// top
module top #(
    parameter D_WIDTH = 16,
    parameter Q_BITS  = 13
)(
  input logic [D_WIDTH - 1 : 0] angle_in,
  input logic signed [D_WIDTH - 1 : 0] currA_in,
  input logic signed [D_WIDTH - 1 : 0] currB_in,
  input logic signed [D_WIDTH - 1 : 0] currC_in,
  input logic signed [D_WIDTH - 1 : 0] currT_in,
  input logic        [D_WIDTH - 1 : 0] periodTop,
  output logic pwmA_out,
  output logic pwmB_out,
  output logic pwmC_out,
  input logic signed [D_WIDTH - 1 : 0]  kpd, kpq,
  input logic signed [D_WIDTH - 1 : 0]  kid, kiq,
  input logic clear_pid,
  input  logic clk,
  input  logic rstb,
  input  logic valid,
  output logic ready
);
clock: 10.0 ns
lec_check: 0
abc_area: 1
cap_margin: 20
cell_pad_in_sites_global_placement: 1
core_aspect_ratio: 0.56
core_margin: 2
core_utilization: 40
gpl_routability_driven: 0
gpl_timing_driven: 0
hold_slack_margin: 0.04
max_routing_layer: met4
place_density_lb_addon: 0.08
setup_slack_margin: 2.38
slew_margin: 20
tns_end_percent: 10
run.sh (not shown) runs the stock make flow with config.mk's settings and CLKGATE_MAP_FILE=.
The starting point completed with no timing, DRC or antenna violations.
Edit:
Settings changed: ABC_AREA 1 to not set, CELL_PAD_IN_SITES_GLOBAL_PLACEMENT 1 to not set, CORE_ASPECT_RATIO 0.56 to not set, GPL_ROUTABILITY_DRIVEN 0 to not set, GPL_TIMING_DRIVEN 0 to not set, HOLD_SLACK_MARGIN 0.04 to not set, MAX_ROUTING_LAYER met4 to not set, PLACE_DENSITY set to 0.6, PLACE_DENSITY_LB_ADDON 0.08 to not set, SETUP_SLACK_MARGIN 2.38 to -0.39, TNS_END_PERCENT 10 to not set.
Clock period 10.0 ns to 8.74 ns, I/O delays scaled along.
After rerunning:
- The new run finished with timing, DRC and antenna clean
- core utilization goes down by 0.62 points
- final area goes down by about 7%
- count of clock-buffer cells in the layout goes up by 3
- non-clock buffer count goes down by 324
- via count goes down by 21%
- critical path depth goes up by 5
- maximum frequency goes down by about 7%
- worst setup slack gets worse by 1900 ps
- combinational power goes down by 92%
Edit:
Settings changed: CORE_UTILIZATION 40 to 52, SETUP_SLACK_MARGIN -0.39 to not set.
Clock period 8.74 ns to 6.39 ns, I/O delays scaled along.
What happened: The new run ran to the end with violations: negative setup slack. Via count is higher by a few percent. Total power is higher by well over a third. First-iteration DRC count is higher by a few percent. Fmax is higher by about a fifth.

top again, from the RTL that the note above started with.
Settings: LEC_CHECK=0, ABC_AREA=1, CAP_MARGIN=20, CELL_PAD_IN_SITES_DETAIL_PLACEMENT=0, CORE_ASPECT_RATIO=1.04, CORE_MARGIN=2, CORE_UTILIZATION=72, MAX_ROUTING_LAYER=met5, MIN_ROUTING_LAYER=met1, PLACE_DENSITY=0.35, SETUP_SLACK_MARGIN=-0.39, SLEW_MARGIN=20; clock period 5.04 ns.
The baseline failed in global routing.
Then changed:
CAP_MARGIN = 5   (was 20)
CELL_PAD_IN_SITES_DETAIL_PLACEMENT = unset   (was 0)
CORE_ASPECT_RATIO = unset   (was 1.04)
CTS_CLUSTER_DIAMETER = 97   (was unset)
MAX_ROUTING_LAYER = unset   (was met5)
MIN_ROUTING_LAYER = unset   (was met1)
PLACE_DENSITY = 0.64   (was 0.35)
SETUP_SLACK_MARGIN = -0.41   (was -0.39)
The changed run died in global routing with GRT-0116.
Synthesized area stays the same.
Die size barely changes.
Synthesized cell count is unchanged.
Then changed:
ABC_AREA = unset   (was 1)
SETUP_SLACK_MARGIN = 1.61   (was -0.41)
clock period = 6.54 ns   (was 5.04 ns; I/O delays follow)
The changed run finished with negative setup slack left.
Die size is lower by 6.3%.
Synthesized area shrinks by 6.4%.
Synthesized cell count is lower by 22%.
Then changed:
CAP_MARGIN = 20   (was 5)
CTS_CLUSTER_DIAMETER = unset   (was 97)
PLACE_DENSITY = 0.35   (was 0.64)
SETUP_SLACK_MARGIN = 1.74   (was 1.61)
clock period = 7.25 ns   (was 6.54 ns; I/O delays follow)
What happened: The new run finished with timing, DRC and antenna clean; via count drops by a few percent; final cell count drops slightly; total power drops by roughly a tenth; core utilization drops by 2.2 points; global-route usage drops by 0.98 points; worst setup slack gets better by 0.62 ns; first-iteration DRC count drops by a little under a tenth.

Starting RTL as in the previous note.
clock: 10.0 ns
lec_check: 0
cap_margin: 20
core_margin: 2
core_utilization: 40
gpl_routability_driven: 0
hold_slack_margin: 0.04
slew_margin: 20
Edit:
Settings changed: CORE_UTILIZATION 40 to 61, GPL_ROUTABILITY_DRIVEN 0 to default, HOLD_SLACK_MARGIN 0.04 to default, MAX_ROUTING_LAYER from default to met4, PLACE_DENSITY from default to 0.6.
Clock period 10.0 ns to 6.76 ns, I/O delays scaled along.
With this change the flow completed and failed the layout checks on negative setup slack.
Worst setup slack got worse by 1700 ps.
Flip-flop count does not change.
Critical path depth went up by 5.
Count of clock-buffer cells in the layout went up by 1.
Edit:
Settings changed: CORE_UTILIZATION 61 to 50, MAX_ROUTING_LAYER met4 to default.
Clock period 6.76 ns to 8.74 ns, I/O delays scaled along.
Effect: This time the run completed with no timing, DRC or antenna violations; power drops by 23%; clock power decreases by 22%; global-route usage decreases by 6.2 points; setup slack gets better by 910 ps; sequential share of layout area grows by 0.94 points; routed wire length goes up by 0.36%; first-iteration DRC count drops by 13%; non-clock buffer count goes down by 483; die size goes up by 22%; cell area goes down by 4.7%.
Edit:
Settings changed: CORE_UTILIZATION 50 to 68.
Clock period 8.74 ns to 7.11 ns, I/O delays scaled along.
After rerunning: The changed run finished with negative setup slack left. Hold slack hardly moves. Die size went down by about 26%. Fmax increases by about 13%. Sequential power climbs by about 23%. Cell count goes down by about 3%. Wire length rises by 1.6%. Worst setup slack is worse by 720 ps. Power climbs by 21%.

top again, from the RTL that the note above started with.
Settings: LEC_CHECK=0, CAP_MARGIN=20, CELL_PAD_IN_SITES_DETAIL_PLACEMENT=1, CELL_PAD_IN_SITES_GLOBAL_PLACEMENT=1, CORE_ASPECT_RATIO=1.83, CORE_MARGIN=2, CORE_UTILIZATION=38, CTS_CLUSTER_DIAMETER=56, GPL_ROUTABILITY_DRIVEN=1, GPL_TIMING_DRIVEN=1, MAX_ROUTING_LAYER=met4, PLACE_DENSITY=0.6, SETUP_SLACK_MARGIN=0.8, SLEW_MARGIN=0, TNS_END_PERCENT=85; clock period 6.52 ns.
The baseline finished but fails on setup timing.
Change:
clock period = 9.15 ns   (was 6.52 ns; I/O delays follow)
The new run ran to the end with no violations.
Non-clock buffer count decreases by 818.
Worst setup slack gets better by 1800 ps.
Design area decreases by 9.7%.
Die size does not change.
Flip-flop count is unchanged.
Power decreases by about 30%.
Wire length decreases by 5.5%.
Area after synthesis does not change.
Hold slack hardly moves.
Change:
CELL_PAD_IN_SITES_DETAIL_PLACEMENT = unset   (was 1)
CELL_PAD_IN_SITES_GLOBAL_PLACEMENT = unset   (was 1)
CORE_ASPECT_RATIO = unset   (was 1.83)
CORE_UTILIZATION = 24   (was 38)
CTS_CLUSTER_DIAMETER = unset   (was 56)
GPL_ROUTABILITY_DRIVEN = unset   (was 1)
GPL_TIMING_DRIVEN = unset   (was 1)
MAX_ROUTING_LAYER = unset   (was met4)
SETUP_SLACK_MARGIN = unset   (was 0.8)
SLEW_MARGIN = 20   (was 0)
TNS_END_PERCENT = unset   (was 85)
clock period = 10.8 ns   (was 9.15 ns; I/O delays follow)
Outcome:
- The new run passed the timing, design-rule and antenna checks
- wire length went down by about a fifth
- power shrinks by about a fifth
- sequential power is lower by about a fifth
- final area goes up slightly
- combinational power decreases by about a fifth
Change:
ABC_AREA = 1   (was unset)
CORE_UTILIZATION = 72   (was 24)
CTS_CLUSTER_DIAMETER = 373   (was unset)
CTS_CLUSTER_SIZE = 97   (was unset)
clock period = 3.58 ns   (was 10.8 ns; I/O delays follow)
=>
- With this change the flow ended with an error in global routing with GRT-0116
- synthesized area rose by 6.8%
- die size decreases by 64%
- synthesized cell count rises by 28%
Change:
ABC_AREA = unset   (was 1)
CTS_CLUSTER_DIAMETER = unset   (was 373)
CTS_CLUSTER_SIZE = unset   (was 97)
PLACE_DENSITY = 0.64   (was 0.6)
SETUP_SLACK_MARGIN = 0.59   (was unset)
clock period = 6.54 ns   (was 3.58 ns; I/O delays follow)
Result: With this change the flow reached the layout checks and failed them: setup timing; area after synthesis is lower by a few percent; die area is lower by a few percent; synthesized cell count is lower by about a fifth.
Change:
CORE_UTILIZATION = 63   (was 72)
CTS_CLUSTER_SIZE = 93   (was unset)
PLACE_DENSITY = 0.37   (was 0.64)
SETUP_SLACK_MARGIN = unset   (was 0.59)
clock period = 8.8 ns   (was 6.54 ns; I/O delays follow)
Result:
- The new run passed the timing, design-rule and antenna checks
- first-iteration DRC count decreases by about 30%
- cell area shrinks by about 8%
- register-to-register slack is better by 920 ps

== 05-16 ==
top again, from the RTL that the note above started with.
// top
module top #(
    parameter D_WIDTH = 16,
    parameter Q_BITS  = 13
)(
  input logic [D_WIDTH - 1 : 0] angle_in,
  input logic signed [D_WIDTH - 1 : 0] currA_in,
  input logic signed [D_WIDTH - 1 : 0] currB_in,
  input logic signed [D_WIDTH - 1 : 0] currC_in,
  input logic signed [D_WIDTH - 1 : 0] currT_in,
  input logic        [D_WIDTH - 1 : 0] periodTop,
  output logic pwmA_out,
  output logic pwmB_out,
  output logic pwmC_out,
  input logic signed [D_WIDTH - 1 : 0]  kpd, kpq,
  input logic signed [D_WIDTH - 1 : 0]  kid, kiq,
  input logic clear_pid,
  input  logic clk,
  input  logic rstb,
  input  logic valid,
  output logic ready
);
  reg [         15 : 0] angle_r;
  reg [D_WIDTH - 1 : 0] currA_r;
  reg [D_WIDTH - 1 : 0] currB_r;
  reg [D_WIDTH - 1 : 0] currC_r;
  reg [D_WIDTH - 1 : 0] currT_r;
  reg [         15 : 0] periodTop_r;
  reg [4:0]             state;
  reg  [D_WIDTH - 1 : 0] a_in_matmul;
  reg  [D_WIDTH - 1 : 0] b_in_matmul;
  reg  [1:0]             op_in_matmul;
  wire [D_WIDTH - 1 : 0] a_out_matmul;
  wire [D_WIDTH - 1 : 0] b_out_matmul;
  reg [D_WIDTH - 1 : 0] c_out_calc;
  reg [D_WIDTH - 1 : 0] park_d_r, park_q_r;
  reg [D_WIDTH - 1 : 0] va_r, vb_r;
  wire    cordic_out_valid;
  wire    matmul_out_valid;
  wire    pid_d_out_valid;
  wire    pid_q_out_valid;
  wire    svm_out_valid;
  reg     cordic_done;
  reg     clarke_done;
  reg     pid_d_done;
  reg     pid_q_done;
  wire    [         15 : 0] sin, cos;
  wire    [D_WIDTH - 1 : 0] pid_d_out, pid_q_out;
  reg     start_cordic;
  reg     start_matmul;
  reg     start_PID;
  reg     start_svm;
  always @(posedge clk or negedge rstb) begin
    if (!rstb) begin
      angle_r       <= 0;
      currA_r       <= 0;
      currB_r       <= 0;
      currC_r       <= 0;
      currT_r       <= 0;
      periodTop_r   <= 0;
      state         <= 0;
      ready         <= 1;
      start_cordic  <= 0;
      start_matmul  <= 0;
      start_PID     <= 0;
      start_svm     <= 0;
  ...
clock: 11.7 ns
lec_check: 0
abc_area: 1
cap_margin: 20
cell_pad_in_sites_global_placement: 3
core_aspect_ratio: 0.58
core_margin: 2
core_utilization: 28
cts_cluster_diameter: 346
max_routing_layer: met4
place_density_lb_addon: 0.19
setup_slack_margin: 1.61
slew_margin: 30
05-16: all stages complete, timing, DRC and antenna checks passed
Relative to 05-16, the following input files were edited for 06-14:
Settings: a deleted CELL_PAD_IN_SITES_GLOBAL_PLACEMENT that had been 3; a deleted MAX_ROUTING_LAYER that had been met4; a deleted SETUP_SLACK_MARGIN that had been 1.61; a deleted PLACE_DENSITY_LB_ADDON that had been 0.19; a deleted CTS_CLUSTER_DIAMETER that had been 346; an added PLACE_DENSITY of 0.6; a change of CORE_UTILIZATION from 28 to 40; a change of SLEW_MARGIN from 30 to 20; a deleted ABC_AREA that had been 1; a deleted CORE_ASPECT_RATIO that had been 0.58; a change of the clock period (ns, I/O delays scaled along) from 11.7 to 8.74.
Notes after the runs:
The critical path's slowest cell comes out sky130_fd_sc_hd__fa_1 in one run and sky130_fd_sc_hd__dfrtp_1 in the other, namely in 05-16 and 06-14 respectively. Looking at core utilization before placement across 05-16 and 06-14, the one that comes out higher is 06-14. 06-14: all stages complete, timing, DRC and antenna checks passed. Non-clock buffer count up 2.4% in 06-14 wrt 05-16. On 06-14: number of nets at the end of the flow is about 19% lower than what 05-16 gave. Of 05-16 and 06-14, the run reporting the higher total number of placement rows was 06-14. Compared with 05-16, synthesized cell count in 06-14 decreased by more than 10%.
Power figures rest on the tool's default switching activity, not on a simulated workload.
